<file path="design/flow/run.sh">
#!/bin/bash
# the make line also repeats each setting of config.mk as NAME=value (left out here)
make -C /OpenROAD-flow-scripts/flow DESIGN_CONFIG=/design/flow/config.mk WORK_HOME=/design/flow/orfs CLKGATE_MAP_FILE= finish
</file>
<file path="design/flow/config.mk">
export PLATFORM = sky130hd
export DESIGN_NAME = main_sync
export DESIGN_NICKNAME = main_sync
export VERILOG_FILES = /design/flow/design.v
export SDC_FILE = /design/flow/constraint.sdc
export NUM_CORES = 4
export LEC_CHECK = 0
export CAP_MARGIN = 20
export CELL_PAD_IN_SITES_DETAIL_PLACEMENT = 1
export CORE_MARGIN = 2
export CORE_UTILIZATION = 43
export CTS_CLUSTER_DIAMETER = 294
export PLACE_DENSITY_LB_ADDON = 0.09
export SETUP_SLACK_MARGIN = 0.95
export SLEW_MARGIN = 35
export TNS_END_PERCENT = 90
</file>
<file path="design/flow/constraint.sdc">
create_clock -name core_clock -period 9.67 [get_ports {clk}]
set_input_delay 1.9340 -clock core_clock [delete_from_list [all_inputs] [get_ports {clk}]]
set_output_delay 1.9340 -clock core_clock [all_outputs]
set_load 0.01 [all_outputs]
</file>
<file path="design/flow/design.v">
`timescale 1ns / 1ps
module multiplier(    Rs, Rm, result  );
parameter N = 32; 
output wire[N-1:0] result;
input wire[N-1:0] Rs;
input wire[N-1:0] Rm;
assign result = Rm*Rs;
endmodule
`timescale 1ns / 1ps
module reg_sync(in_address_1,in_address_2,in_address_3,
						out_data_1,out_data_2,out_data_3,
						write_address_1, write_address_2,
						write_data_1, write_data_2,
						write_enable_1, write_enable_2,
						read_enable_1, read_enable_2, read_enable_3,
						rst, clk );
parameter N = 32;			  
reg [N-1:0] R [15:0];	 
input [3:0]in_address_1;
input [3:0]in_address_2;
input [3:0]in_address_3;
output reg [N-1:0]out_data_1;
output reg [N-1:0]out_data_2;
output reg [N-1:0]out_data_3;
input [3:0] write_address_1;
input[N-1:0] write_data_1;
input [3:0] write_address_2;
input[N-1:0] write_data_2;
input clk;
input rst;
input write_enable_1;
input write_enable_2;
input read_enable_1;
input read_enable_2;
input read_enable_3;
integer i;
always@(posedge clk) begin
	if (rst) begin
		for (i = 0; i < 16; i = i + 1)
			R[i] <= 0;
		out_data_1 <= 0;
		out_data_2 <= 0;
		out_data_3 <= 0;
	end else begin
		if (read_enable_1 == 1)
		out_data_1 <= R[in_address_1];
		if (read_enable_2 == 1)
		out_data_2 <= R[in_address_2];
		if (read_enable_3 == 1)
		out_data_3 <= R[in_address_3];
		if (write_enable_1 == 1) R[write_address_1] <= write_data_1;
		if (write_enable_2 == 1) R[write_address_2] <= write_data_2;
	end
end
endmodule 
`timescale 1ns / 1ps
module main_sync(clk, rst, ld_we, ld_addr, ld_data, start, a_addr, b_addr, c_addr,
		count, ready, done, result, rd_addr, rd_data);
parameter N = 32;
input clk;
input rst;
input ld_we;
input [3:0] ld_addr;
input [N-1:0] ld_data;
input start;
input [3:0] a_addr;
input [3:0] b_addr;
input [3:0] c_addr;
input [3:0] count;
output ready;
output reg done;
output [N-1:0] result;
input [3:0] rd_addr;
output [N-1:0] rd_data;
localparam IDLE = 2'd0, FIRST = 2'd1, MUL = 2'd2, WB = 2'd3;
reg [1:0] state;
reg [3:0] cnt;
reg [3:0] dst;
reg [N-1:0] reg_C;
wire [N-1:0] reg_A;
wire [N-1:0] reg_B;
wire [N-1:0] product;
wire go = (state == IDLE) && start;
reg_sync register(.in_address_1(a_addr), .in_address_2(b_addr), .in_address_3(rd_addr),
		.out_data_1(reg_A), .out_data_2(reg_B), .out_data_3(rd_data),
		.write_address_1(ld_addr), .write_address_2(dst),
		.write_data_1(ld_data), .write_data_2(reg_C),
		.write_enable_1(ld_we && (state == IDLE) && !start), .write_enable_2(state == WB),
		.read_enable_1(go), .read_enable_2(go), .read_enable_3(1'b1),
		.rst(rst), .clk(clk));
multiplier mult(.Rm(reg_A), .Rs((state == FIRST) ? reg_B : reg_C), .result(product));
assign ready = (state == IDLE);
assign result = reg_C;
always @(posedge clk) begin
	if (rst) begin
		state <= IDLE;
		cnt <= 0;
		dst <= 0;
		reg_C <= 0;
		done <= 0;
	end else begin
		done <= 0;
		case (state)
		IDLE: if (start) begin
			cnt <= count;
			dst <= c_addr;
			state <= FIRST;
		end
		FIRST: begin
			if (cnt == 0) begin
				reg_C <= reg_B;
				state <= WB;
			end else begin
				reg_C <= product;
				cnt <= cnt - 1;
				state <= (cnt == 1) ? WB : MUL;
			end
		end
		MUL: begin
			reg_C <= product;
			cnt <= cnt - 1;
			if (cnt == 1) state <= WB;
		end
		WB: begin
			state <= IDLE;
			done <= 1;
		end
		endcase
	end
end
endmodule
</file>
==> results_dict.tcl, run 1 <==
# yosys + openroad results
set metrics [dict create \
    fin_crit_ps 8400 \
    dr.pass1.iters 5 \
    die_w_um 347 \
    leakage_nw 21.8 \
    switchingPower_mw 2.35 \
    path_clk_slew_ps 60 \
    p_int_mw 5.55 \
    rr_worst_depth 23 \
    placed_cell_area_um2 53400 \
    port_buffers 125 \
    fp_nets 4732 \
    grt_start_max_net_pins 91 \
    yosysUniqueCellTypes 64 \
    area_leaders "edfxtp_1 (30%), mux4_2 (21%), fa_1 (16%)" \
    drv_cap 0 \
    avgSynthCellArea_um2 12.2 \
    yosysSeqAreaShare_pct 36.0 \
    ys_sh_mux_pct 22.8 \
    hold_end "register.out_data_1[31]" \
    dp_hpwl_um 113000 \
    slowest_stage "mux2_2" \
    cp-startpoint "state[2]" \
    finalSetupViolations 0 \
    ant_nets 0 \
    ff2ff_setup_slack_ps 1270 \
    crit_top_cell "fa_1" \
    critPathLaunchType "flop" \
    h-tree-depth 3 \
    yosys-top-cells-count "nor2_1 (564), edfxtp_1 (512), mux4_2 (480), nand2_1 (420), fa_1 (408)" \
    p_sw_share_pct 29.7 \
    first_iter_violations 3579 \
    end_kind "flop" \
    gp_congestion 0.892 \
    ys_chip_area_um2 50600 \
    post_cts_buffers 0 \
    hold_viol 0 \
    fin_area_um2 55900 \
    grt_pass1_vias 37546 \
    drc_errors 0 \
    vias 35098 \
    syn_inst 4139 \
    power_leader "sequential cells" \
    crit_chain "buf_4 > mux2_2 > nand2_1 > fa_1 > fa_1 > fa_1 > inv_1 > fa_1 > inv_1 > fa_1 > inv_1 > fa_1 > fa_1 > ha_1 > and3_1 > o211a_1 > o21a_1 > a311oi_1 > o221ai_1 > o41ai_1 > mux2i_1 > nand2_1 > a311oi_1" \
    grt_pass1_wl_um 259000 \
    synthAdderAreaFrac_pct 19.3 \
    yosys-stat-cells 4139 \
    reg2reg_from "state[2]" \
    rows 125 \
    cp_top_family "adder cells" \
    timing.critical_path.to "reg_C[30]" \
    top_area_cell "edfxtp_1" \
    overflow 0 \
    min_path_type "reg -> reg" \
    fillers 12032 \
    viasPerCell 6.16 \
    warnings 27 \
    chip_area_um2 120000 \
    simple_gate_share_pct 12.4 \
    comb-power_mw 1.67 \
    skew_ps 21.4 \
    synth-seq-cells 653 \
    crit_buf_inv 4 \
    critical_path_class "reg -> reg" \
    cts_tree "done" \
    grt_use_total_pct 29.7 \
    post-synth-top-count-cell "nor2_1" \
    synth-edff-count 512 \
    fmax_mhz 119 \
    yosys_warnings 2 \
    pwr-share-comb_pct 21.1 \
    rr_endpoint "reg_C[30]" \
    grt_antenna_before_repair 7 \
    crit_fanout 31 \
    clkLatencyLatePin_ps 640 \
    synthFlopType "edfxtp_1" \
    fin_nets 4707 \
    pg_clk_mw 2.93 \
    yosys.area_share.aoi_pct 2.69 \
    outcome "timing/DRC/antenna clean" \
    synthDominantCellAreaShare_pct 30.4 \
    top_logic_kind "multiplexers" \
    hp-start "register.out_data_1[31]" \
    die_h_um 347 \
    pwr-share-clk_pct 37.1 \
    syn_area_um2 50600 \
    ios 126 \
    area_growth_pct 10.6 \
    async_flop_share_pct 0 \
    numCtsBuffers 73 \
    hold_buffers 0 \
    clock-root-buffer "clkbuf_16" \
    cts_resized 0 \
    slowest_delay_ps 760 \
    initCoreUtil_pct 43.4 \
    slew_violations 0 \
    xor_share_pct 1.41 \
    power_frac_seq_pct 41.8 \
    arrival_ps 8940 \
    clockBufferDepth 3 \
    powerSeq_mw 3.30 \
    rsz0062_at_grt "false" \
    power_density_nw_per_um2 141 \
    tns_ps 0 \
    crit_cells 23 \
    wl_um 177000 \
    routedWlPerCell_um 31.0 \
    period_used_pct 86.9 \
    coreArea_um2 116000 \
    worstMarginPinSlew_ps 975 \
    cp_data_required_time_ps 10200 \
    ir_drop_v 0.000135 \
    cts_sinks 653 \
    relSlewSlack_pct 34.9 \
    hold_depth 2 \
]
## per-layer routing
layer | vias up | wire (um) | track usage, %
met3 | 320 | 14400 | 5.12
met4 | 4 | 5400 | 9.17
li1 | 14272 | - | -
met2 | 1546 | 87700 | 50.5
met5 | - | 24 | 0
met1 | 18956 | 69200 | 38.8
## metrics by stage
step / hold slack, ps / setup WS, ps / power (mW) / instances / util (%)
6_report: 459 / 1270 / 7.90 / 5700 / 48.1
5_1_grt: 479 / 951 / 8.17 / 5698 / 48.1
4_1_cts: 460 / 1280 / 7.94 / 5697 / 48.0
3_5_place_dp: 451 / 1350 / 5.01 / 5562 / 45.9
3_3_place_gp: 441 / 1420 / 4.98 / 5560 / 45.8
2_1_floorplan: 433 / 1950 / 4.33 / 4139 / -
## layout make-up
cell class                      instances  area (um^2)  area share [%]
Antenna cell                            2         5.00         0.00895
Inverter                              384         1440            2.58
Multi-Input combinational cell       2772        29700            53.2
Sequential cell                       653        18200            32.5
Clock buffer                           95         2040            3.64
Tap cell                             1524         1910            3.41
Timing Repair Buffer                  230         2130            3.81
Clock inverter                         40          462           0.826
==> run 2, diff against run 1 <==
- CELL_PAD_IN_SITES_DETAIL_PLACEMENT: 1 -> default
- CORE_UTILIZATION: 43 -> 58
- CTS_CLUSTER_DIAMETER: 294 -> default
- PLACE_DENSITY_LB_ADDON: 0.09 -> default
- SETUP_SLACK_MARGIN: 0.95 -> default
- SLEW_MARGIN: 35 -> 20
- TNS_END_PERCENT: 90 -> default
- clock period: 9.67 -> 5.15 ns (I/O delays scaled with it)
==> run 2 against run 1 <==
Effect of this change:
- now fails the layout checks on negative setup slack
- first-iteration DRC count rose by 24%
- global-route usage rose by 8.4 points
- design area rose by 5.4%
- sequential share of layout area fell by 1.7 points
- clock-buffer cell count rose by 3
- core utilization rose by 20 points
- sequential power rose by 85%
- largest power group unchanged
- highest routed layer unchanged
==> results_dict.tcl, run 2 <==
# yosys + openroad results
set metrics [dict create \
    outcome "finished with violations" \
    check.faults "negative setup slack" \
    post-synth-top-count-cell "nor2_1" \
    grt_use_total_pct 38.0 \
    drv_cap 0 \
    rr_worst_depth 27 \
    finalSetupViolations 24 \
    powerSeq_mw 6.12 \
    leakage_nw 23.5 \
    ir_drop_v 0.000333 \
    crit_cells 27 \
    rr_endpoint "reg_C[28]" \
    power_leader "sequential cells" \
    slowest_stage "fa_1" \
    cts_tree "done" \
    ys_sh_mux_pct 22.8 \
    yosys-top-cells-count "nor2_1 (564), edfxtp_1 (512), mux4_2 (480), nand2_1 (420), fa_1 (408)" \
    synthFlopType "edfxtp_1" \
    yosysSeqAreaShare_pct 36.0 \
    clkLatencyLatePin_ps 640 \
    grt_pass1_wl_um 248000 \
    h-tree-depth 3 \
    grt_start_max_net_pins 66 \
    port_buffers 125 \
    avgSynthCellArea_um2 12.2 \
    area_growth_pct 16.6 \
    ys_chip_area_um2 50600 \
    cp_data_required_time_ps 5700 \
    cp_top_family "adder cells" \
    cp-startpoint "state[2]" \
    top_area_cell "edfxtp_1" \
    xor_share_pct 1.41 \
    synth-edff-count 512 \
    path_clk_slew_ps 70 \
    warnings 32 \
    pwr-share-comb_pct 24.9 \
    hold_buffers 0 \
    ant_nets 0 \
    yosys_warnings 2 \
    p_sw_share_pct 29.6 \
    pwr-share-clk_pct 34.0 \
    ff2ff_setup_slack_ps -2290 \
    fp_nets 4732 \
    skew_ps 28.0 \
    period_used_pct 144 \
    syn_inst 4139 \
    rsz0062_at_grt "true" \
    synth-seq-cells 653 \
    rows 108 \
    hold_viol 0 \
    first_iter_violations 4434 \
    slew_violations 0 \
    hp-start "register.out_data_2[0]" \
    numCtsBuffers 70 \
    relSlewSlack_pct 18.9 \
    utilization_pct 68.0 \
    crit_top_cell "fa_1" \
    crit_fanout 9 \
    vias 36463 \
    power_density_nw_per_um2 253 \
    synthAdderAreaFrac_pct 19.3 \
    p_int_mw 10.5 \
    critPathLaunchType "flop" \
    cts_sinks 653 \
    reg2reg_from "state[2]" \
    area_leaders "edfxtp_1 (30%), mux4_2 (21%), fa_1 (16%)" \
    min_path_type "reg -> reg" \
    simple_gate_share_pct 12.4 \
    clock-root-buffer "clkbuf_16" \
    end_kind "flop" \
    switchingPower_mw 4.41 \
    clockBufferDepth 3 \
    routedWlPerCell_um 29.6 \
    fin_crit_ps 7440 \
    initCoreUtil_pct 58.4 \
    slowest_delay_ps 550 \
    setup_ws_ps -2290 \
    comb-power_mw 3.72 \
    hold_depth 2 \
    whs_ps 455 \
    yosysUniqueCellTypes 64 \
    pg_clk_mw 5.07 \
    coreArea_um2 86600 \
    dp_hpwl_um 116000 \
    crit_buf_inv 6 \
    dr.pass1.iters 6 \
    grt_antenna_before_repair 3 \
    critical_path_class "reg -> reg" \
    die_h_um 299 \
    wl_um 167000 \
    overflow 0 \
    timing.critical_path.to "reg_C[28]" \
    fin_nets 5025 \
    viasPerCell 6.46 \
    gp_congestion 0.956 \
    pre_cts_slack_ps -2500 \
    top_logic_kind "multiplexers" \
    async_flop_share_pct 0 \
    yosys-stat-cells 4139 \
    drc_errors 0 \
    chip_area_um2 89500 \
    synthDominantCellAreaShare_pct 30.4 \
    yosys.area_share.aoi_pct 2.69 \
    ios 126 \
    syn_area_um2 50600 \
    worstMarginPinSlew_ps 1220 \
    power_frac_seq_pct 41.1 \
    arrival_ps 7990 \
    grt_pass1_vias 38092 \
    fmax_mhz 134 \
    die_w_um 299 \
    hold_end "register.out_data_2[0]" \
]
-- run 2: cell type report --
type	instances	area (um^2)
fill	6324	27700
inverter	384	1440
sequential	653	18200
timing repair buffer	548	4920
antenna	2	5.00
tap	1155	1450
multi-input combinational	2775	30700
clock inverter	30	282
clock buffer	98	1970
-- run 2: routing by layer --
layer | GRT usage, % | part of all wire [%]
met2 | 61.8 | 49
met1 | 50.9 | 36
met4 | 17.1 | 5.0
met3 | 6.54 | 10
met5 | 0 | 0.0078
-- run 2: per-stage QoR --
step	setup TNS (ps)	instances	total power, mW	area [um^2]
2_1_floorplan	-33410	4139	8.18	50800
3_3_place_gp	-45190	5486	9.65	55600
3_5_place_dp	-47320	5486	9.71	55600
4_1_cts	-44400	5623	14.8	58400
5_1_grt	-48500	5643	15.4	58900
6_report	-43750	5645	14.9	58900
-- run 2: timing repair --
item                       in CTS  in global routing
pin swaps                      74                 85
gates cloned                    1                  2
setup endpoints to repair      25                 25
resized                       102                 87
buffers inserted               10                 18
==> run 3, diff against run 2 <==
- CELL_PAD_IN_SITES_DETAIL_PLACEMENT: default -> 0
- CORE_ASPECT_RATIO: default -> 0.92
- CORE_UTILIZATION: 58 -> 72
- CTS_CLUSTER_DIAMETER: default -> 294
- PLACE_DENSITY: default -> 0.67
- SETUP_SLACK_MARGIN: default -> -0.39
- SLEW_MARGIN: 20 -> 35
- TNS_END_PERCENT: default -> 90
- clock period: 5.15 -> 5.18 ns (I/O delays scaled with it)
==> run 3 against run 2 <==
Effect of this change:
- core utilization is 15 points higher
- hold slack gained 54 ps
- sequential power increased by 0.7%
- largest cell class unchanged
- routed wire length is 12% higher
- synthesized area is the same
- combinational power increased by 2%
- power fell by 0.72%
- clock skew is 8.9 ps higher
- clock power down 4.3%
- die area down 19%
- the layout still fails its checks (negative setup slack)
- maximum frequency decreased by 1.4%
==> results_dict.tcl, run 3 <==
# yosys + openroad results
set metrics [dict create \
    m1WireLength_um 56000 \
    hold_buffers 0 \
    slew_violations 0 \
    ff2ff_setup_slack_ps -2360 \
    fin_crit_ps 7540 \
    ir_drop_v 0.000574 \
    grt_use_total_pct 53.2 \
    outcome "finished with violations" \
    skew_ps 36.9 \
    grt_pass1_wl_um 276000 \
    yosysSeqAreaShare_pct 36.0 \
    crit_buf_inv 8 \
    chip_area_um2 72400 \
    dp_hpwl_um 117000 \
    comb-power_mw 3.78 \
    crit_fanout 8 \
    synth-seq-cells 653 \
    powerSeq_mw 6.16 \
    post-synth-top-count-cell "nor2_1" \
    viasPerCell 7.65 \
    relSlewSlack_pct 30.3 \
    rsz0062_at_grt "true" \
    switchingPower_mw 4.59 \
    drv_cap 0 \
    port_buffers 125 \
    grt_start_max_net_pins 88 \
    clockBufferDepth 3 \
    p_sw_share_pct 31.0 \
    h-tree-depth 3 \
    clkLatencyLatePin_ps 660 \
    reg2reg_from "state[2]" \
    fin_nets 5012 \
    die_h_um 258 \
    overflow 0 \
    timing.critical_path.to "reg_C[29]" \
    arrival_ps 8100 \
    cp_data_required_time_ps 5730 \
    power_leader "sequential cells" \
    warnings 33 \
    synthAdderAreaFrac_pct 19.3 \
    period_used_pct 146 \
    grt_pass1_vias 42643 \
    die_w_um 280 \
    min_path_type "reg -> reg" \
    hold_end "register.out_data_2[31]" \
    area_growth_pct 14.8 \
    dr.pass1.iters 12 \
    wl_um 187000 \
    drc_errors 0 \
    synth-edff-count 512 \
    p_int_mw 10.2 \
    crit_cells 29 \
    critPathLaunchType "flop" \
    yosys-stat-cells 4139 \
    top_logic_kind "multiplexers" \
    fmax_mhz 133 \
    yosys-top-cells-count "nor2_1 (564), edfxtp_1 (512), mux4_2 (480), nand2_1 (420), fa_1 (408)" \
    area_leaders "edfxtp_1 (30%), mux4_2 (21%), fa_1 (16%)" \
    grt_antenna_before_repair 11 \
    path_clk_slew_ps 70 \
    ys_chip_area_um2 50600 \
    highest_layer "met5" \
    simple_gate_share_pct 12.4 \
    check.faults "negative setup slack" \
    cp-startpoint "state[2]" \
    ys_sh_mux_pct 22.8 \
    routedWlPerCell_um 34.8 \
    pre_cts_slack_ps -2490 \
    rows 93 \
    synthDominantCellAreaShare_pct 30.4 \
    rr_worst_depth 29 \
    ant_nets 0 \
    tns_ps -45740 \
    async_flop_share_pct 0 \
    slowest_delay_ps 560 \
    gp_congestion 0.970 \
    clock-root-buffer "clkbuf_16" \
    xor_share_pct 1.41 \
    pwr-share-comb_pct 25.6 \
    vias 41158 \
    end_kind "flop" \
    power_density_nw_per_um2 255 \
    synthFlopType "edfxtp_1" \
    setup_ws_ps -2360 \
    fp_nets 4732 \
    cts_tree "done" \
    yosys_warnings 2 \
    first_iter_violations 8324 \
    critical_path_class "reg -> reg" \
    cp_top_family "adder cells" \
    cts_sinks 653 \
    wl_met3_um 32800 \
    hp-start "register.out_data_2[31]" \
    finalSetupViolations 26 \
    pg_clk_mw 4.85 \
    leakage_nw 23.4 \
    top_area_cell "edfxtp_1" \
    p_total_mw 14.8 \
    yosys.area_share.aoi_pct 2.69 \
    syn_area_um2 50600 \
    hold_depth 2 \
    crit_top_cell "fa_1" \
    avgSynthCellArea_um2 12.2 \
    syn_inst 4139 \
    worstMarginPinSlew_ps 1050 \
    wl_met2_um 79200 \
    rr_endpoint "reg_C[29]" \
    ios 126 \
    coreArea_um2 69700 \
    pwr-share-clk_pct 32.8 \
    hold_viol 0 \
    fillers 3269 \
    slowest_stage "fa_1" \
    power_frac_seq_pct 41.7 \
    initCoreUtil_pct 72.5 \
    numCtsBuffers 67 \
    yosysUniqueCellTypes 64 \
]
-- run 3: per-layer routing --
metal  track usage, %  vias to the layer above
met5            0.789                        -
met4             35.8                       12
met3             24.4                     1776
met2             76.6                     4928
met1             64.8                    19538
li1                 -                    14904
-- run 3: cell type report --
type	count	area [um^2]	area share (%)
tap	902	1130	1.94
antenna	6	15.0	0.0259
inverter	384	1440	2.49
clock buffer	91	1830	3.15
multi-input combinational	2773	30400	52.4
clock inverter	28	251	0.433
sequential	653	18200	31.4
timing repair buffer	540	4750	8.19
-- run 3: metrics by stage --
stage	util [%]	area, um^2	hold WS [ps]	std cells
floorplan	-	50800	433	4139
global placement	78.9	55000	452	5223
detailed placement	78.9	55000	451	5223
CTS	82.8	57700	489	5362
global route	83.3	58000	522	5372
finish	83.3	58100	509	5377
-- run 3: what timing repair did --
action	4_1_cts	5_1_grt
gates cloned	1	0
setup endpoints to repair	24	24
resized	107	48
pin swaps	60	29
buffers inserted	20	9
endpoints found under the hold margin	0	0
==> run 4, diff against run 3 <==
- CELL_PAD_IN_SITES_DETAIL_PLACEMENT: 0 -> default
- CELL_PAD_IN_SITES_GLOBAL_PLACEMENT: default -> 1
- CORE_ASPECT_RATIO: 0.92 -> default
- CORE_UTILIZATION: 72 -> 41
- CTS_CLUSTER_DIAMETER: 294 -> default
- PLACE_DENSITY: 0.67 -> default
- PLACE_DENSITY_LB_ADDON: default -> 0.0
- SETUP_SLACK_MARGIN: -0.39 -> 0.34
- SLEW_MARGIN: 35 -> 20
- TNS_END_PERCENT: 90 -> default
- clock period: 5.18 -> 7.52 ns (I/O delays scaled with it)
==> run 4 against run 3 <==
Effect of this change:
- the layout still fails its checks (negative setup slack)
- worst setup slack improved by 2300 ps
- flip-flop count did not move
- critical path type unchanged
- combinational power fell by 35%
- core utilization fell by 36 points
- largest cell class unchanged
- synthesized area did not move
- die area rose by 74%
- clock power fell by 24%
- power fell by 30%
- clock skew rose by 4.7 ps
- routed wire length fell by 2.9%
==> results_dict.tcl, run 4 <==
# yosys + openroad results
set metrics [dict create \
    outcome "finished with violations" \
    check.faults "negative setup slack" \
    crit_buf_inv 5 \
    slowest_delay_ps 540 \
    grt_pass1_wl_um 264000 \
    whs_ps 458 \
    leakage_nw 22.8 \
    clockBufferDepth 3 \
    cp-startpoint "state[2]" \
    simple_gate_share_pct 12.4 \
    synthAdderAreaFrac_pct 19.3 \
    p_sw_share_pct 30.1 \
    avgSynthCellArea_um2 12.2 \
    crit_cells 26 \
    chip_area_um2 126000 \
    coreArea_um2 122000 \
    min_path_type "reg -> reg" \
    hold_viol 0 \
    cts_tree "done" \
    wl_met2_um 85800 \
    numCtsBuffers 74 \
    slew_violations 0 \
    ir_drop_v 0.000212 \
    die_h_um 355 \
    first_iter_violations 3515 \
    top_area_cell "edfxtp_1" \
    ff2ff_setup_slack_ps -80 \
    routedWlPerCell_um 30.3 \
    synth-edff-count 512 \
    power_frac_seq_pct 40.8 \
    period_used_pct 101 \
    fmax_mhz 132 \
    power_density_nw_per_um2 177 \
    xor_share_pct 1.41 \
    vias 34655 \
    ant_nets 0 \
    drv_cap 0 \
    fp_nets 4732 \
    post-synth-top-count-cell "nor2_1" \
    yosys.area_share.aoi_pct 2.69 \
    finalSetupViolations 2 \
    hold_depth 2 \
    skew_ps 41.6 \
    h-tree-depth 3 \
    fin_cells 5996 \
    cts_sinks 653 \
    hold_buffers 0 \
    seq_area_um2 18200 \
    rr_worst_depth 26 \
    pg_clk_mw 3.68 \
    fin_crit_ps 7600 \
    syn_area_um2 50600 \
    ys_chip_area_um2 50600 \
    end_kind "flop" \
    setup_ws_ps -82.5 \
    dp_hpwl_um 120000 \
    port_buffers 125 \
    logic_area_um2 30400 \
    highest_layer "met4" \
    warnings 33 \
    yosys-stat-cells 4139 \
    initCoreUtil_pct 41.4 \
    critical_path_class "reg -> reg" \
    grt_start_max_net_pins 129 \
    path_clk_slew_ps 70 \
    grt_pass1_vias 36143 \
    fin_nets 4902 \
    pwr-share-comb_pct 23.6 \
    pre_cts_slack_ps -156 \
    switchingPower_mw 3.11 \
    drc_errors 0 \
    area_leaders "edfxtp_1 (30%), mux4_2 (21%), fa_1 (16%)" \
    wl_met3_um 11900 \
    timing.critical_path.to "reg_C[30]" \
    async_flop_share_pct 0 \
    pwr-share-clk_pct 35.6 \
    crit_top_cell "fa_1" \
    hold_end "dst[0]" \
    wl_um 182000 \
    synthDominantCellAreaShare_pct 30.4 \
    synthFlopType "edfxtp_1" \
    ys_sh_mux_pct 22.8 \
    critPathLaunchType "flop" \
    synth-seq-cells 653 \
    clkLatencyLatePin_ps 680 \
    relSlewSlack_pct 24.8 \
    p_int_mw 7.22 \
    overflow 0 \
    fillers 11140 \
    p_total_mw 10.3 \
    power_leader "sequential cells" \
    crit_fanout 8 \
    top_logic_kind "multiplexers" \
    rr_endpoint "reg_C[30]" \
    rows 128 \
    hp-start "dst[0]" \
    grt_use_total_pct 29.4 \
    arrival_ps 8150 \
    reg2reg_from "state[2]" \
    slowest_stage "fa_1" \
    die_w_um 355 \
    rsz0062_at_grt "true" \
    m1WireLength_um 79200 \
    yosysSeqAreaShare_pct 36.0 \
    clock-root-buffer "clkbuf_16" \
    yosys-top-cells-count "nor2_1 (564), edfxtp_1 (512), mux4_2 (480), nand2_1 (420), fa_1 (408)" \
    dr.pass1.iters 6 \
    gp_congestion 0.851 \
    yosys_warnings 2 \
    yosysUniqueCellTypes 64 \
    cp_data_required_time_ps 8070 \
    viasPerCell 5.78 \
    dp_cells 5840 \
    area_growth_pct 15.2 \
    worstMarginPinSlew_ps 1130 \
    ios 126 \
    grt_antenna_before_repair 6 \
    powerSeq_mw 4.21 \
    tns_ps -135 \
    syn_inst 4139 \
    cp_top_family "adder cells" \
    comb-power_mw 2.44 \
]
-- run 4: timing repair --
| item | in CTS | in global routing |
|---|---|---|
| pin swaps | 25 | 56 |
| buffers inserted | 6 | 10 |
| endpoints found under the hold margin | 0 | 0 |
| resized | 51 | 74 |
| endpoints found under the setup margin | 15 | 15 |
| gates cloned | 2 | 0 |
-- run 4: final cells by class --
type                    count  share of cell area, %
well taps                1625                   3.49
repair buffers            423                   6.48
flip-flops and latches    653                   31.3
clock buffers             102                   3.61
diodes                      3                 0.0129
multi-input cells        2773                   52.1
clock inverters            33                  0.533
inverters                 384                   2.48
-- run 4: routing by layer --
layer	vias to the layer above	track usage [%]
met5	-	0
met4	0	7.73
met3	249	3.27
met2	1337	47.0
met1	18397	42.7
li1	14672	-
-- run 4: metrics by stage --
stage / utilization [%] / instance area, um^2
floorplan: - / 50700
global placement: 45.1 / 55100
detailed placement: 45.2 / 55100
CTS: 47.4 / 57800
global route: 47.7 / 58200
finish: 47.7 / 58200
==> run 5, diff against run 4 <==
- CELL_PAD_IN_SITES_DETAIL_PLACEMENT: default -> 0
- CELL_PAD_IN_SITES_GLOBAL_PLACEMENT: 1 -> default
- CORE_UTILIZATION: 41 -> 70
- CTS_CLUSTER_DIAMETER: default -> 356
- CTS_CLUSTER_SIZE: default -> 20
- MAX_ROUTING_LAYER: default -> met4
- PLACE_DENSITY_LB_ADDON: 0.0 -> 0.09
- SETUP_SLACK_MARGIN: 0.34 -> 1.44
- SLEW_MARGIN: 20 -> 10
- TNS_END_PERCENT: default -> 5
- clock period: 7.52 -> 4.92 ns (I/O delays scaled with it)
==> run 5 against run 4 <==
Effect of this change:
- the layout still fails its checks (negative setup slack)
- non-clock buffer count increased by 109
- core utilization increased by 32 points
- die area decreased by 41%
- via count increased by 8.3%
- maximum frequency about the same
- sequential share of layout area increased by 0.78 points
- clock-buffer cell count decreased by 35
- worst setup slack got worse by 2600 ps
- critical path depth decreased by 2
- hold slack improved by 5.4 ps
- critical endpoint is now reg_C[29]
- largest cell class unchanged
- largest power group unchanged
- highest routed layer unchanged
==> results_dict.tcl, run 5 <==
# yosys + openroad results
set metrics [dict create \
    outcome "finished with violations" \
    check.faults "negative setup slack" \
    routedWlPerCell_um 30.4 \
    ios 126 \
    pwr-share-comb_pct 27.7 \
    min_path_type "reg -> reg" \
    ff2ff_setup_slack_ps -2680 \
    fin_cells 5369 \
    pwr-share-clk_pct 24.9 \
    p_total_mw 13.5 \
    coreArea_um2 71500 \
    clkLatencyLatePin_ps 620 \
    h-tree-depth 2 \
    area_growth_pct 12.4 \
    syn_inst 4139 \
    drc_errors 0 \
    critPathLaunchType "flop" \
    fp_nets 4732 \
    rr_endpoint "reg_C[29]" \
    synthFlopType "edfxtp_1" \
    hold_depth 2 \
    cp-startpoint "state[2]" \
    hp-start "register.out_data_1[31]" \
    pg_clk_mw 3.36 \
    chip_area_um2 74400 \
    rows 98 \
    critical_path_class "reg -> reg" \
    rsz0062_at_grt "true" \
    crit_fanout 8 \
    yosys-top-cells-count "nor2_1 (564), edfxtp_1 (512), mux4_2 (480), nand2_1 (420), fa_1 (408)" \
    drv_cap 0 \
    path_clk_slew_ps 90 \
    grt_start_max_net_pins 89 \
    hold_viol 0 \
    fin_crit_ps 7600 \
    power_density_nw_per_um2 238 \
    p_int_mw 9.38 \
    dp_hpwl_um 110000 \
    finalSetupViolations 25 \
    end_kind "flop" \
    comb-power_mw 3.74 \
    grt_pass1_wl_um 243000 \
    port_buffers 125 \
    leakage_nw 22.8 \
    power_frac_seq_pct 47.5 \
    reg2reg_from "state[2]" \
    die_h_um 273 \
    ir_drop_v 0.000375 \
    top_logic_kind "multiplexers" \
    cp_top_family "adder cells" \
    synthDominantCellAreaShare_pct 30.4 \
    skew_ps 34.3 \
    slew_violations 0 \
    cts_sinks 653 \
    yosys-stat-cells 4139 \
    synth-seq-cells 653 \
    vias 37544 \
    crit_chain "buf_6 > mux2_4 > and2_1 > fa_1 > fa_1 > fa_1 > inv_1 > fa_1 > inv_1 > fa_1 > fa_1 > fa_1 > fa_1 > ha_4 > a21o_1 > a21o_1 > a221oi_2 > o21ai_2 > a311o_1 > a2111oi_2 > a21oi_1 > xor2_1 > nand2_1 > a211oi_2" \
    cts_tree "done" \
    simple_gate_share_pct 12.4 \
    utilization_pct 79.5 \
    p_sw_share_pct 30.6 \
    ys_sh_mux_pct 22.8 \
    async_flop_share_pct 0 \
    arrival_ps 8130 \
    dp_cells 5274 \
    power_leader "sequential cells" \
    overflow 0 \
    switchingPower_mw 4.15 \
    wl_um 163000 \
    clockBufferDepth 3 \
    warnings 30 \
    hold_buffers 0 \
    first_iter_violations 5559 \
    worstMarginPinSlew_ps 1100 \
    period_used_pct 154 \
    xor_share_pct 1.41 \
    viasPerCell 6.99 \
    area_leaders "edfxtp_1 (30%), mux4_2 (21%), fa_1 (16%)" \
    ant_nets 0 \
    cp_data_required_time_ps 5450 \
    slowest_delay_ps 540 \
    hold_end "register.out_data_1[31]" \
    yosys_warnings 2 \
    crit_top_cell "fa_1" \
    ys_chip_area_um2 50600 \
    clock-root-buffer "clkbuf_16" \
    setup_ws_ps -2680 \
    grt_antenna_before_repair 8 \
    initCoreUtil_pct 70.7 \
    grt_pass1_vias 38830 \
    top_area_cell "edfxtp_1" \
    grt_use_total_pct 46.4 \
    powerSeq_mw 6.42 \
    crit_buf_inv 3 \
    gp_congestion 1.00 \
    fin_nets 4976 \
    crit_cells 24 \
    fmax_mhz 132 \
    relSlewSlack_pct 26.7 \
    avgSynthCellArea_um2 12.2 \
    rr_worst_depth 24 \
    numCtsBuffers 38 \
    syn_area_um2 50600 \
    synthAdderAreaFrac_pct 19.3 \
    synth-edff-count 512 \
    slowest_stage "fa_1" \
    yosysSeqAreaShare_pct 36.0 \
    post-synth-top-count-cell "nor2_1" \
    yosys.area_share.aoi_pct 2.69 \
    fillers 4202 \
    tns_ps -51870 \
    timing.critical_path.to "reg_C[29]" \
    die_w_um 273 \
    yosysUniqueCellTypes 64 \
    dr.pass1.iters 6 \
]
-- run 5: cell type report --
class	instances	area, um^2	area share, %
Antenna cell	7	17.5	0.0308
Sequential cell	653	18200	32.0
Tap cell	950	1190	2.09
Clock inverter	2	17.5	0.0308
Clock buffer	67	1080	1.90
Timing Repair Buffer	532	4690	8.25
Multi-Input combinational cell	2774	30200	53.1
Inverter	384	1440	2.54
-- run 5: per-stage QoR --
step	area, um^2	hold WS [ps]	setup slack [ps]
after floorplan	50700	433	-2490
after global placement	55100	444	-2690
after detailed placement	55100	450	-2780
after CTS	56300	462	-2640
after global routing	56800	483	-2890
final	56800	464	-2680
-- run 5: metal layers --
| metal | global-route usage (%) | wire length, um |
|---|---|---|
| met5 | - | 0 |
| met4 | 24.1 | 11000 |
| met2 | 70.8 | 76700 |
| met3 | 11.6 | 23000 |
| met1 | 58.2 | 52700 |
-- run 5: timing repair --
item | CTS | global route
setup endpoints to repair | 52 | 164
gates cloned | 2 | 0
pin swaps | 8 | 41
setup buffers | 3 | 13
resized | 20 | 62
==> run 6, diff against run 5 <==
- CELL_PAD_IN_SITES_DETAIL_PLACEMENT: 0 -> default
- CORE_UTILIZATION: 70 -> 71
- CTS_CLUSTER_DIAMETER: 356 -> 28
- CTS_CLUSTER_SIZE: 20 -> default
- MAX_ROUTING_LAYER: met4 -> default
- PLACE_DENSITY_LB_ADDON: 0.09 -> default
- SETUP_SLACK_MARGIN: 1.44 -> 1.87
- SLEW_MARGIN: 10 -> 20
- TNS_END_PERCENT: 5 -> default
- clock period: 4.92 -> 9.71 ns (I/O delays scaled with it)
==> run 6 against run 5 <==
Effect of this change:
- now clean on timing, DRC and antenna
- final cell count is 1.9% lower
- die area decreased by 1.4%
- via count rose by 5.0%
- clock-buffer cell count rose by 77
- core utilization is 2.4 points higher
- worst setup slack improved by 4500 ps
- flip-flop count unchanged
- power shrank 31%
- maximum frequency is 3.4% lower
- sequential power fell by 48%
- register-to-register slack better by 4500 ps
- largest power group is now the clock network
==> results_dict.tcl, run 6 <==
# yosys + openroad results
set metrics [dict create \
    min_path_type "reg -> reg" \
    yosysUniqueCellTypes 64 \
    ys_sh_mux_pct 22.8 \
    post-synth-top-count-cell "nor2_1" \
    p_int_mw 6.56 \
    cp-startpoint "state[2]" \
    warnings 31 \
    clock-root-buffer "clkbuf_16" \
    utilization_pct 81.9 \
    initCoreUtil_pct 71.9 \
    clockBufferDepth 3 \
    pwr-share-comb_pct 18.7 \
    xor_share_pct 1.41 \
    wl_um 179000 \
    fin_area_um2 57600 \
    avgSynthCellArea_um2 12.2 \
    end_kind "flop" \
    synthFlopType "edfxtp_1" \
    die_w_um 271 \
    rr_endpoint "reg_C[27]" \
    dp_hpwl_um 103000 \
    numCtsBuffers 120 \
    power_density_nw_per_um2 162 \
    dp_cells 4975 \
    yosys_warnings 2 \
    crit_fanout 5 \
    first_iter_violations 6407 \
    hold_buffers 0 \
    port_buffers 125 \
    rows 97 \
    grt_pass1_vias 41204 \
    grt_start_max_net_pins 80 \
    pg_clk_mw 4.28 \
    tns_ps 0 \
    seq_area_um2 18200 \
    power_leader "the clock network" \
    hp-start "register.out_data_2[0]" \
    pre_cts_slack_ps 1260 \
    die_h_um 271 \
    area_growth_pct 13.9 \
    fin_nets 4810 \
    grt_antenna_before_repair 5 \
    yosys.area_share.aoi_pct 2.69 \
    routedWlPerCell_um 34.0 \
    hold_viol 0 \
    fillers 3422 \
    ir_drop_v 0.000261 \
    ff2ff_setup_slack_ps 1850 \
    gp_congestion 0.923 \
    yosys-stat-cells 4139 \
    yosysSeqAreaShare_pct 36.0 \
    reg2reg_from "state[2]" \
    critPathLaunchType "flop" \
    synthDominantCellAreaShare_pct 30.4 \
    chip_area_um2 73400 \
    arrival_ps 8410 \
    top_area_cell "edfxtp_1" \
    simple_gate_share_pct 12.4 \
    timing.critical_path.to "reg_C[27]" \
    drv_cap 0 \
    relSlewSlack_pct 22.1 \
    rr_worst_depth 28 \
    syn_area_um2 50600 \
    ant_nets 0 \
    synth-edff-count 512 \
    vias 39437 \
    comb-power_mw 1.75 \
    viasPerCell 7.49 \
    powerSeq_mw 3.32 \
    dr.pass1.iters 7 \
    slowest_delay_ps 570 \
    cts_tree "done" \
    slowest_stage "fa_1" \
    critical_path_class "reg -> reg" \
    drc_errors 0 \
    fmax_mhz 127 \
    skew_ps 50.3 \
    fp_nets 4732 \
    logic_area_um2 30100 \
    coreArea_um2 70300 \
    power_frac_seq_pct 35.5 \
    pwr-share-clk_pct 45.8 \
    grt_pass1_wl_um 261000 \
    finalSetupViolations 0 \
    fin_cells 5268 \
    switchingPower_mw 2.79 \
    syn_inst 4139 \
    cp_top_family "adder cells" \
    crit_cells 28 \
    crit_top_cell "fa_1" \
    placed_cell_area_um2 52500 \
    outcome "timing/DRC/antenna clean" \
    hold_depth 2 \
    clkLatencyLatePin_ps 700 \
    synthAdderAreaFrac_pct 19.3 \
    overflow 0 \
    period_used_pct 80.9 \
    leakage_nw 22.9 \
    crit_buf_inv 8 \
    worstMarginPinSlew_ps 1170 \
    cts_sinks 653 \
    setup_ws_ps 1850 \
    path_clk_slew_ps 50 \
    p_sw_share_pct 29.9 \
    async_flop_share_pct 0 \
    h-tree-depth 3 \
    slew_violations 0 \
    ios 126 \
    yosys-top-cells-count "nor2_1 (564), edfxtp_1 (512), mux4_2 (480), nand2_1 (420), fa_1 (408)" \
    hold_end "register.out_data_2[0]" \
    synth-seq-cells 653 \
    cp_data_required_time_ps 10260 \
    grt_use_total_pct 48.9 \
    top_logic_kind "multiplexers" \
    ys_chip_area_um2 50600 \
    area_leaders "edfxtp_1 (30%), mux4_2 (21%), fa_1 (16%)" \
    rsz0062_at_grt "true" \
    fin_crit_ps 7860 \
]
-- run 6: per-layer routing --
metal	share of wire (%)	vias to the layer above	global-route usage, %	wire length [um]
li1	-	14574	-	-
met5	0.021	-	0.132	38
met1	30	19334	59.8	53800
met3	15	1327	15.4	26600
met4	9.4	6	34.6	16800
met2	46	4196	74.6	82100
-- run 6: what timing repair did --
action | in CTS | in global routing
gates cloned | 2 | 10
resized | 21 | 62
pin swaps | 2 | 31
setup endpoints to repair | 8 | 9
setup buffers | 12 | 35
-- run 6: layout make-up --
class	count	share of cell area (%)
timing repair buffer	275	4.28
clock inverter	86	1.59
antenna	3	0.0130
clock buffer	144	5.62
inverter	384	2.50
tap	940	2.04
multi-input combinational	2783	52.3
sequential	653	31.6
-- run 6: metrics by stage --
step	hold slack (ps)	total power, mW
2_1_floorplan	433	4.32
3_3_place_gp	448	4.85
3_5_place_dp	457	4.90
5_1_grt	485	9.49
6_report	462	9.35
4_1_cts	466	9.16
==> run 7, diff against run 6 <==
- CORE_ASPECT_RATIO: default -> 0.5
- CORE_UTILIZATION: 71 -> 72
- CTS_CLUSTER_DIAMETER: 28 -> default
- CTS_CLUSTER_SIZE: default -> 40
- PLACE_DENSITY_LB_ADDON: default -> 0.25
- SETUP_SLACK_MARGIN: 1.87 -> 1.36
- clock period: 9.71 -> 4.87 ns (I/O delays scaled with it)
==> run 7 against run 6 <==
Effect of this change:
- now fails the layout checks on negative setup slack
- routed wire length increased by 2.8%
- sequential share of layout area decreased by 0.48 points
- combinational power increased by 130%
- synthesized cell count unchanged
- sequential power increased by 97%
- first-iteration DRC count increased by 26%
- global-route usage increased by 2.8 points
==> results_dict.tcl, run 7 <==
# yosys + openroad results
set metrics [dict create \
    skew_ps 69.5 \
    die_h_um 191 \
    coreArea_um2 69200 \
    rows 68 \
    slowest_stage "fa_2" \
    ir_drop_v 0.000367 \
    crit_cells 26 \
    top_logic_kind "multiplexers" \
    die_w_um 379 \
    arrival_ps 8160 \
    cp-startpoint "state[2]" \
    grt_use_total_pct 51.7 \
    pwr-share-clk_pct 31.7 \
    finalSetupViolations 25 \
    hold_viol 0 \
    clkLatencyLatePin_ps 690 \
    numCtsBuffers 58 \
    gp_congestion 0.975 \
    chip_area_um2 72500 \
    yosysSeqAreaShare_pct 36.0 \
    relSlewSlack_pct 20.9 \
    comb-power_mw 4.08 \
    synthDominantCellAreaShare_pct 30.4 \
    dr.pass1.iters 12 \
    power_leader "sequential cells" \
    utilization_pct 84.5 \
    powerSeq_mw 6.54 \
    warnings 31 \
    fmax_mhz 131 \
    worstMarginPinSlew_ps 1170 \
    ys_chip_area_um2 50600 \
    vias 40706 \
    ff2ff_setup_slack_ps -2740 \
    initCoreUtil_pct 73.1 \
    fin_nets 5012 \
    cts_sinks 653 \
    overflow 0 \
    power_density_nw_per_um2 266 \
    tns_ps -52190 \
    switchingPower_mw 4.84 \
    rsz0062_at_grt "true" \
    hp-start "dst[0]" \
    hold_end "dst[0]" \
    area_growth_pct 15.6 \
    end_kind "flop" \
    yosys-stat-cells 4139 \
    p_sw_share_pct 31.2 \
    slowest_delay_ps 590 \
    post-synth-top-count-cell "nor2_1" \
    viasPerCell 7.50 \
    port_buffers 125 \
    logic_area_um2 30800 \
    hold_depth 2 \
    p_int_mw 10.7 \
    grt_pass1_wl_um 266000 \
    drc_errors 0 \
    yosysUniqueCellTypes 64 \
    seq_area_um2 18200 \
    drv_cap 0 \
    fin_crit_ps 7610 \
    synthFlopType "edfxtp_1" \
    reg2reg_from "state[2]" \
    syn_area_um2 50600 \
    crit_top_cell "fa_1" \
    synth-edff-count 512 \
    pg_clk_mw 4.92 \
    synthAdderAreaFrac_pct 19.3 \
    grt_pass1_vias 41415 \
    rr_worst_depth 26 \
    avgSynthCellArea_um2 12.2 \
    grt_antenna_before_repair 20 \
    xor_share_pct 1.41 \
    syn_inst 4139 \
    ys_sh_mux_pct 22.8 \
    setup_ws_ps -2740 \
    path_clk_slew_ps 70 \
    leakage_nw 23.3 \
    ant_nets 0 \
    top_area_cell "edfxtp_1" \
    wl_um 184000 \
    rr_endpoint "reg_C[31]" \
    check.faults "negative setup slack" \
    period_used_pct 156 \
    hold_buffers 0 \
    crit_fanout 8 \
    cts_tree "done" \
    synth-seq-cells 653 \
    slew_violations 0 \
    outcome "finished with violations" \
    critical_path_class "reg -> reg" \
    clock-root-buffer "clkbuf_16" \
    ios 126 \
    cp_data_required_time_ps 5420 \
    dp_hpwl_um 117000 \
    timing.critical_path.to "reg_C[31]" \
    power_frac_seq_pct 42.1 \
    async_flop_share_pct 0 \
    cp_top_family "adder cells" \
    area_leaders "edfxtp_1 (30%), mux4_2 (21%), fa_1 (16%)" \
    yosys-top-cells-count "nor2_1 (564), edfxtp_1 (512), mux4_2 (480), nand2_1 (420), fa_1 (408)" \
    yosys.area_share.aoi_pct 2.69 \
    yosys_warnings 2 \
    first_iter_violations 8080 \
    simple_gate_share_pct 12.4 \
    routedWlPerCell_um 34.0 \
    h-tree-depth 2 \
    clockBufferDepth 3 \
    fp_nets 4732 \
    fillers 3273 \
    min_path_type "reg -> reg" \
    critPathLaunchType "flop" \
    pwr-share-comb_pct 26.2 \
    grt_start_max_net_pins 88 \
    crit_buf_inv 5 \
]
run 7: cell type report:
type                            instances  area share [%]
Multi-Input combinational cell       2773            52.6
Timing Repair Buffer                  549            8.36
Antenna cell                           11          0.0471
Clock buffer                           88            2.75
Sequential cell                       653            31.2
Clock inverter                         21           0.565
Tap cell                              945            2.02
Inverter                              384            2.47
run 7: layer usage:
metal	wire length (um)	global-route usage (%)	vias up
met5	221	1.55	-
met1	56800	64.6	19420
met3	33900	24.4	1582
li1	-	-	14907
met4	16300	31.0	18
met2	77200	73.8	4779
run 7: what timing repair did:
action	in CTS	in global routing
setup buffers	7	18
pin swaps	27	79
setup endpoints to repair	71	114
gates cloned	0	1
gates resized	46	147
run 7: per-stage QoR:
stage	power [mW]	instances	area, um^2	hold slack [ps]	worst slack, ps
6_report	15.5	5424	58400	475	-2740
5_1_grt	15.8	5415	58400	496	-2980
4_1_cts	15.1	5394	57500	471	-2660
3_5_place_dp	10.2	5278	55300	460	-2800
3_3_place_gp	10.1	5278	55300	449	-2700
2_1_floorplan	8.66	4139	50800	433	-2530
==> run 8, diff against run 7 <==
- ABC_AREA: default -> 1
- CORE_ASPECT_RATIO: 0.5 -> default
- CORE_UTILIZATION: 72 -> 63
- CTS_CLUSTER_SIZE: 40 -> default
- PLACE_DENSITY_LB_ADDON: 0.25 -> default
- SETUP_SLACK_MARGIN: 1.36 -> default
- clock period: 4.87 -> 10.3 ns (I/O delays scaled with it)
==> run 8 against run 7 <==
Effect of this change:
- now clean on timing, DRC and antenna
- non-clock buffer count decreased by 295
- sequential share of layout area rose by 1.1 points
- largest cell class unchanged
- power fell by 36%
- combinational power about the same
- critical endpoint unchanged
==> results_dict.tcl, run 8 <==
# yosys + openroad results
set metrics [dict create \
    outcome "timing/DRC/antenna clean" \
    switchingPower_mw 4.12 \
    ant_nets 0 \
    ir_drop_v 0.000189 \
    cp-startpoint "state[2]" \
    synthAdderAreaFrac_pct 18.7 \
    rr_worst_depth 30 \
    simple_gate_share_pct 18.5 \
    synthDominantCellAreaShare_pct 29.5 \
    cts_sinks 653 \
    top_area_cell "edfxtp_1" \
    fin_crit_ps 8730 \
    synthFlopType "edfxtp_1" \
    cts_tree "done" \
    ff2ff_setup_slack_ps 1570 \
    ys_chip_area_um2 52100 \
    avgSynthCellArea_um2 8.06 \
    yosys.area_share.aoi_pct 18.5 \
    timing.critical_path.to "reg_C[31]" \
    worstMarginPinSlew_ps 1230 \
    critPathLaunchType "flop" \
    syn_inst 6466 \
    slowest_delay_ps 620 \
    p_sw_share_pct 41.1 \
    top_logic_kind "adder cells" \
    yosys-top-cells-count "nor2_1 (1616), o21ai_0 (886), inv_1 (625), nand2_1 (524), edfxtp_1 (512)" \
    drv_cap 0 \
    drc_errors 0 \
    finalSetupViolations 0 \
    slew_violations 0 \
    routedWlPerCell_um 29.1 \
    slowest_stage "dfxtp_2" \
    path_clk_slew_ps 60 \
    critical_path_class "reg -> reg" \
    grt_antenna_before_repair 3 \
    whs_ps 481 \
    yosysUniqueCellTypes 53 \
    gp_congestion 1.09 \
    clock-root-buffer "clkbuf_16" \
    skew_ps 58.1 \
    hold_viol 0 \
    coreArea_um2 82000 \
    overflow 0 \
    dr.pass1.iters 18 \
    crit_fanout 28 \
    die_h_um 292 \
    chip_area_um2 85000 \
    relSlewSlack_pct 18.0 \
    post_cts_buffers 0 \
    pg_clk_mw 2.81 \
    synth-edff-count 512 \
    port_buffers 125 \
    grt_pass1_wl_um 313000 \
    hold_depth 2 \
    first_iter_violations 10255 \
    power_frac_seq_pct 31.5 \
    end_kind "flop" \
    fp_nets 7059 \
    wl_um 216000 \
    rsz0062_at_grt "false" \
    area_leaders "edfxtp_1 (30%), fa_1 (16%), nor2_1 (12%)" \
    die_w_um 292 \
    h-tree-depth 3 \
    crit_cells 30 \
    numCtsBuffers 76 \
    arrival_ps 9290 \
    hold_buffers 0 \
    crit_top_cell "fa_1" \
    fmax_mhz 115 \
    clkLatencyLatePin_ps 670 \
    crit_buf_inv 7 \
    warnings 41 \
    p_int_mw 5.89 \
    xor_share_pct 0.471 \
    vias 51467 \
    pwr-share-clk_pct 28.1 \
    area_growth_pct 8.16 \
    fin_nets 6872 \
    dp_hpwl_um 134000 \
    async_flop_share_pct 0 \
    grt_pass1_vias 48806 \
    powerSeq_mw 3.15 \
    hold_end "dst[3]" \
    viasPerCell 6.94 \
    yosysSeqAreaShare_pct 34.9 \
    tns_ps 0 \
    cts_resized 0 \
    clockBufferDepth 3 \
    pwr-share-comb_pct 40.4 \
    yosys_warnings 2 \
    p_total_mw 10.0 \
    rr_endpoint "reg_C[31]" \
    leakage_nw 23.1 \
    yosys-stat-cells 6466 \
    post-synth-top-count-cell "nor2_1" \
    power_leader "combinational cells" \
    grt_use_total_pct 50.2 \
    grt_start_max_net_pins 202 \
    min_path_type "reg -> reg" \
    initCoreUtil_pct 63.6 \
    rows 105 \
    fillers 6692 \
    syn_area_um2 52100 \
    period_used_pct 84.8 \
    power_density_nw_per_um2 178 \
    ios 126 \
    comb-power_mw 4.05 \
    cp_top_family "adder cells" \
    cp_data_required_time_ps 10860 \
    ys_sh_mux_pct 0.288 \
    synth-seq-cells 653 \
    hp-start "dst[3]" \
    reg2reg_from "state[2]" \
]
[run 8: routing by layer]
layer,track usage (%),routed length (um)
met1,68.4,74000
met2,68.6,84200
met3,18.5,41400
met4,28.8,16000
met5,0.284,27
[run 8: final cells by class]
cell class,instances,area [um^2],area share [%]
timing repair buffer,254,2230,3.95
clock inverter,33,428,0.759
clock buffer,108,2150,3.82
multi-input combinational,4638,29500,52.4
inverter,656,2500,4.44
antenna,1,2.50,0.00444
sequential,653,18200,32.3
tap,1070,1340,2.38
[run 8: through the flow]
| step | utilization [%] | instances | setup WS [ps] | instance area [um^2] |
|---|---|---|---|---|
| 2_1_floorplan | - | 6466 | 3360 | 52100 |
| 3_3_place_gp | 65.6 | 7270 | 1980 | 53800 |
| 3_5_place_dp | 65.6 | 7271 | 1890 | 53800 |
| 4_1_cts | 68.7 | 7412 | 1820 | 56400 |
| 5_1_grt | 68.8 | 7412 | 1270 | 56400 |
| 6_report | 68.8 | 7413 | 1570 | 56400 |
==> run 9, diff against run 8 <==
- ABC_AREA: 1 -> default
- CAP_MARGIN: 20 -> 10
- CORE_ASPECT_RATIO: default -> 0.55
- CORE_UTILIZATION: 63 -> 71
- CTS_CLUSTER_DIAMETER: default -> 28
- CTS_CLUSTER_SIZE: default -> 41
- SETUP_SLACK_MARGIN: default -> 1.87
- clock period: 10.3 -> 7.33 ns (I/O delays scaled with it)
==> run 9 against run 8 <==
Effect of this change:
- the layout now fails its checks (negative setup slack)
- maximum frequency is 13% higher
- routed wire length down 14%
- sequential share of layout area is 1.4 points lower
- combinational power down 35%
- clock power increased by 81%
- register-to-register slack worse by 2000 ps
- clock skew is 18 ps lower
==> results_dict.tcl, run 9 <==
# yosys + openroad results
set metrics [dict create \
    outcome "finished with violations" \
    check.faults "negative setup slack" \
    viasPerCell 7.48 \
    p_sw_share_pct 31.2 \
    grt_start_max_net_pins 129 \
    fp_nets 4732 \
    grt_pass1_vias 41324 \
    crit_cells 25 \
    arrival_ps 8320 \
    syn_inst 4139 \
    async_flop_share_pct 0 \
    worstMarginPinSlew_ps 1170 \
    fmax_mhz 130 \
    h-tree-depth 3 \
    pwr-share-clk_pct 42.2 \
    post-synth-top-count-cell "nor2_1" \
    yosys-top-cells-count "nor2_1 (564), edfxtp_1 (512), mux4_2 (480), nand2_1 (420), fa_1 (408)" \
    period_used_pct 105 \
    rr_worst_depth 25 \
    port_buffers 125 \
    yosysSeqAreaShare_pct 36.0 \
    finalSetupViolations 10 \
    cp-startpoint "state[2]" \
    xor_share_pct 1.41 \
    vias 40477 \
    synthDominantCellAreaShare_pct 30.4 \
    rows 72 \
    hold_viol 0 \
    timing.critical_path.to "reg_C[29]" \
    grt_pass1_wl_um 270000 \
    slowest_delay_ps 580 \
    setup_ws_ps -392 \
    path_clk_slew_ps 50 \
    min_path_type "reg -> reg" \
    power_leader "the clock network" \
    powerSeq_mw 4.35 \
    ff2ff_setup_slack_ps -390 \
    rsz0062_at_grt "true" \
    pwr-share-comb_pct 21.8 \
    fillers 3454 \
    end_kind "flop" \
    grt_use_total_pct 51.4 \
    numCtsBuffers 102 \
    ios 126 \
    p_int_mw 8.30 \
    chip_area_um2 73400 \
    gp_congestion 1.01 \
    power_density_nw_per_um2 205 \
    comb-power_mw 2.63 \
    power_frac_seq_pct 36.1 \
    p_total_mw 12.1 \
    relSlewSlack_pct 22.2 \
    die_w_um 364 \
    dr.pass1.iters 12 \
    rr_endpoint "reg_C[29]" \
    area_growth_pct 16.5 \
    fin_nets 4947 \
    hold_buffers 0 \
    coreArea_um2 70400 \
    clock-root-buffer "clkbuf_16" \
    wl_um 186000 \
    top_area_cell "edfxtp_1" \
    hp-start "dst[1]" \
    slowest_stage "fa_1" \
    whs_ps 470 \
    switchingPower_mw 3.77 \
    top_logic_kind "multiplexers" \
    initCoreUtil_pct 71.9 \
    synthFlopType "edfxtp_1" \
    ys_sh_mux_pct 22.8 \
    skew_ps 40.4 \
    overflow 0 \
    crit_buf_inv 4 \
    hold_depth 2 \
    ys_chip_area_um2 50600 \
    die_h_um 202 \
    grt_antenna_before_repair 12 \
    yosys_warnings 2 \
    drv_cap 0 \
    pg_clk_mw 5.08 \
    ant_nets 0 \
    synthAdderAreaFrac_pct 19.3 \
    yosys-stat-cells 4139 \
    ir_drop_v 0.000246 \
    cts_sinks 653 \
    hold_end "dst[1]" \
    avgSynthCellArea_um2 12.2 \
    yosysUniqueCellTypes 64 \
    cts_tree "done" \
    leakage_nw 23.5 \
    synth-edff-count 512 \
    slew_violations 0 \
    placed_cell_area_um2 54300 \
    synth-seq-cells 653 \
    syn_area_um2 50600 \
    crit_top_cell "fa_1" \
    drc_errors 0 \
    reg2reg_from "state[2]" \
    clkLatencyLatePin_ps 720 \
    first_iter_violations 8146 \
    crit_fanout 7 \
    dp_hpwl_um 115000 \
    clockBufferDepth 3 \
    routedWlPerCell_um 34.4 \
    yosys.area_share.aoi_pct 2.69 \
    cp_data_required_time_ps 7930 \
    tns_ps -2210 \
    critPathLaunchType "flop" \
    fin_crit_ps 7720 \
    fin_area_um2 58900 \
    cp_top_family "adder cells" \
    simple_gate_share_pct 12.4 \
    area_leaders "edfxtp_1 (30%), mux4_2 (21%), fa_1 (16%)" \
    warnings 35 \
    critical_path_class "reg -> reg" \
]
run 9: repair_timing:
action | 4_1_cts | 5_1_grt
gates resized | 107 | 64
setup buffers | 14 | 9
endpoints found under the setup margin | 24 | 25
pin swaps | 73 | 43
gates cloned | 2 | 0
run 9: final cells by class:
class | count | area, um^2 | share of cell area [%]
Clock buffer | 114 | 2660 | 4.52
Antenna cell | 7 | 17.5 | 0.0297
Timing Repair Buffer | 440 | 3880 | 6.59
Inverter | 384 | 1440 | 2.45
Clock inverter | 80 | 867 | 1.47
Multi-Input combinational cell | 2773 | 30600 | 52.0
Tap cell | 962 | 1200 | 2.04
Sequential cell | 653 | 18200 | 30.9
run 9: layer usage:
layer | global-route usage [%] | wire length [um] | up-vias
li1 | - | - | 14826
met1 | 68.5 | 58700 | 19470
met2 | 69.9 | 75800 | 4870
met3 | 22.5 | 35700 | 1307
met4 | 31.8 | 16200 | 4
met5 | 0 | 27 | -
run 9: stage by stage:
stage	worst slack, ps	utilization (%)	std cells
2_1_floorplan	-70.8	-	4139
3_3_place_gp	-401	77.1	5185
3_5_place_dp	-545	77.2	5185
4_1_cts	-284	83.1	5395
5_1_grt	-563	83.7	5408
6_report	-392	83.7	5413
==> run 10, diff against run 9 <==
- CAP_MARGIN: 10 -> 20
- CORE_ASPECT_RATIO: 0.55 -> 1.02
- CORE_MARGIN: 2 -> 3
- CORE_UTILIZATION: 71 -> 50
- CTS_CLUSTER_DIAMETER: 28 -> 271
- CTS_CLUSTER_SIZE: 41 -> default
- SETUP_SLACK_MARGIN: 1.87 -> -0.27
- clock period: 7.33 -> 10.0 ns (I/O delays scaled with it)
==> run 10 against run 9 <==
Effect of this change:
- register-to-register slack gained 2000 ps
- largest power group is now sequential cells
- largest cell class unchanged
- now clean on timing, DRC and antenna
- core utilization is 28 points lower
- worst setup slack better by 2000 ps
- clock power decreased by 48%
- routed wire length down 13%
==> results_dict.tcl, run 10 <==
# yosys + openroad results
set metrics [dict create \
    fin_nets 4692 \
    met1_usage_pct 42.4 \
    initCoreUtil_pct 50.6 \
    ant_nets 0 \
    p_int_mw 5.25 \
    async_flop_share_pct 0 \
    rr_worst_depth 25 \
    dr.pass1.iters 7 \
    post-synth-top-count-cell "nor2_1" \
    slew_violations 0 \
    outcome "timing/DRC/antenna clean" \
    critical_path_class "reg -> reg" \
    hold_viol 0 \
    grt_start_max_net_pins 93 \
    clkLatencyLatePin_ps 620 \
    overflow 0 \
    pwr-share-comb_pct 21.1 \
    synthFlopType "edfxtp_1" \
    slowest_stage "mux2_1" \
    ff2ff_setup_slack_ps 1630 \
    yosys-top-cells-count "nor2_1 (564), edfxtp_1 (512), mux4_2 (480), nand2_1 (420), fa_1 (408)" \
    hp-start "register.out_data_2[0]" \
    dp_hpwl_um 102000 \
    top_logic_kind "multiplexers" \
    routedWlPerCell_um 29.7 \
    fin_cells 5462 \
    tns_ps 0 \
    fin_crit_ps 8370 \
    pwr-share-clk_pct 35.9 \
    whs_ps 455 \
    yosys.area_share.aoi_pct 2.69 \
    wl_um 162000 \
    synth-edff-count 512 \
    seq_area_um2 18200 \
    grt_antenna_before_repair 3 \
    ir_drop_v 0.000122 \
    crit_fanout 20 \
    ios 126 \
    cp-startpoint "state[2]" \
    synthDominantCellAreaShare_pct 30.4 \
    numCtsBuffers 68 \
    hold_end "register.out_data_2[0]" \
    ys_sh_mux_pct 22.8 \
    cts_tree "done" \
    reg2reg_from "state[2]" \
    cts_sinks 653 \
    chip_area_um2 105000 \
    yosysSeqAreaShare_pct 36.0 \
    crit_cells 25 \
    drc_errors 0 \
    arrival_ps 8890 \
    hold_depth 2 \
    skew_ps 21.7 \
    clock-root-buffer "clkbuf_16" \
    yosys-stat-cells 4139 \
    critPathLaunchType "flop" \
    finalSetupViolations 0 \
    placed_cell_area_um2 53000 \
    fmax_mhz 119 \
    fillers 8466 \
    power_leader "sequential cells" \
    area_leaders "edfxtp_1 (30%), mux4_2 (21%), fa_1 (16%)" \
    gp_congestion 0.922 \
    cp_data_required_time_ps 10520 \
    switchingPower_mw 2.15 \
    first_iter_violations 4040 \
    warnings 27 \
    p_total_mw 7.40 \
    crit_buf_inv 4 \
    rsz0062_at_grt "false" \
    path_clk_slew_ps 60 \
    syn_inst 4139 \
    min_path_type "reg -> reg" \
    power_density_nw_per_um2 134 \
    timing.critical_path.to "reg_C[29]" \
    fin_area_um2 55300 \
    logic_area_um2 29700 \
    rr_endpoint "reg_C[29]" \
    ys_chip_area_um2 50600 \
    relSlewSlack_pct 21.2 \
    clockBufferDepth 3 \
    drv_cap 0 \
    top_area_cell "edfxtp_1" \
    dp_cells 5338 \
    die_h_um 327 \
    simple_gate_share_pct 12.4 \
    end_kind "flop" \
    busiest_layer "met2" \
    crit_top_cell "fa_1" \
    comb-power_mw 1.56 \
    viasPerCell 6.29 \
    hold_buffers 0 \
    post_cts_buffers 0 \
    synthAdderAreaFrac_pct 19.3 \
    p_sw_share_pct 29.1 \
    syn_area_um2 50600 \
    grt_use_total_pct 31.4 \
    worstMarginPinSlew_ps 1180 \
    yosys_warnings 2 \
    avgSynthCellArea_um2 12.2 \
    fp_nets 4732 \
    h-tree-depth 3 \
    area_growth_pct 9.33 \
    die_w_um 321 \
    yosysUniqueCellTypes 64 \
    cp_top_family "adder cells" \
    xor_share_pct 1.41 \
    grt_use_met2_pct 51.4 \
    grt_pass1_wl_um 238000 \
    coreArea_um2 100000 \
    rows 117 \
    synth-seq-cells 653 \
    slowest_delay_ps 770 \
    cts_resized 0 \
    power_frac_seq_pct 43.0 \
    grt_pass1_vias 35325 \
    leakage_nw 21.6 \
    pg_clk_mw 2.66 \
    grtUsageMet3_pct 6.06 \
    vias 34337 \
    powerSeq_mw 3.19 \
    port_buffers 125 \
    period_used_pct 83.7 \
]
## run 10: through the flow
step | utilization [%] | setup WS [ps]
floorplan | - | 2280
global placement | 53.0 | 1770
detailed placement | 53.0 | 1670
CTS | 55.3 | 1610
global route | 55.3 | 1220
finish | 55.3 | 1630
## run 10: area by class of cell
class	instances	area share, %
Clock buffer	88	3.45
Timing Repair Buffer	220	3.54
Sequential cell	653	32.9
Multi-Input combinational cell	2772	53.8
Tap cell	1309	2.96
Inverter	384	2.61
Antenna cell	1	0.00453
Clock inverter	35	0.709
## run 10: metal layers
layer  vias to the layer above  part of all wire [%]
met4                         2                   3.7
met1                     17842                    38
met2                      1925                    48
met5                         -                0.0080
met3                       344                    10
li1                      14224                     -
Power is estimated from default activity; no workload was simulated.
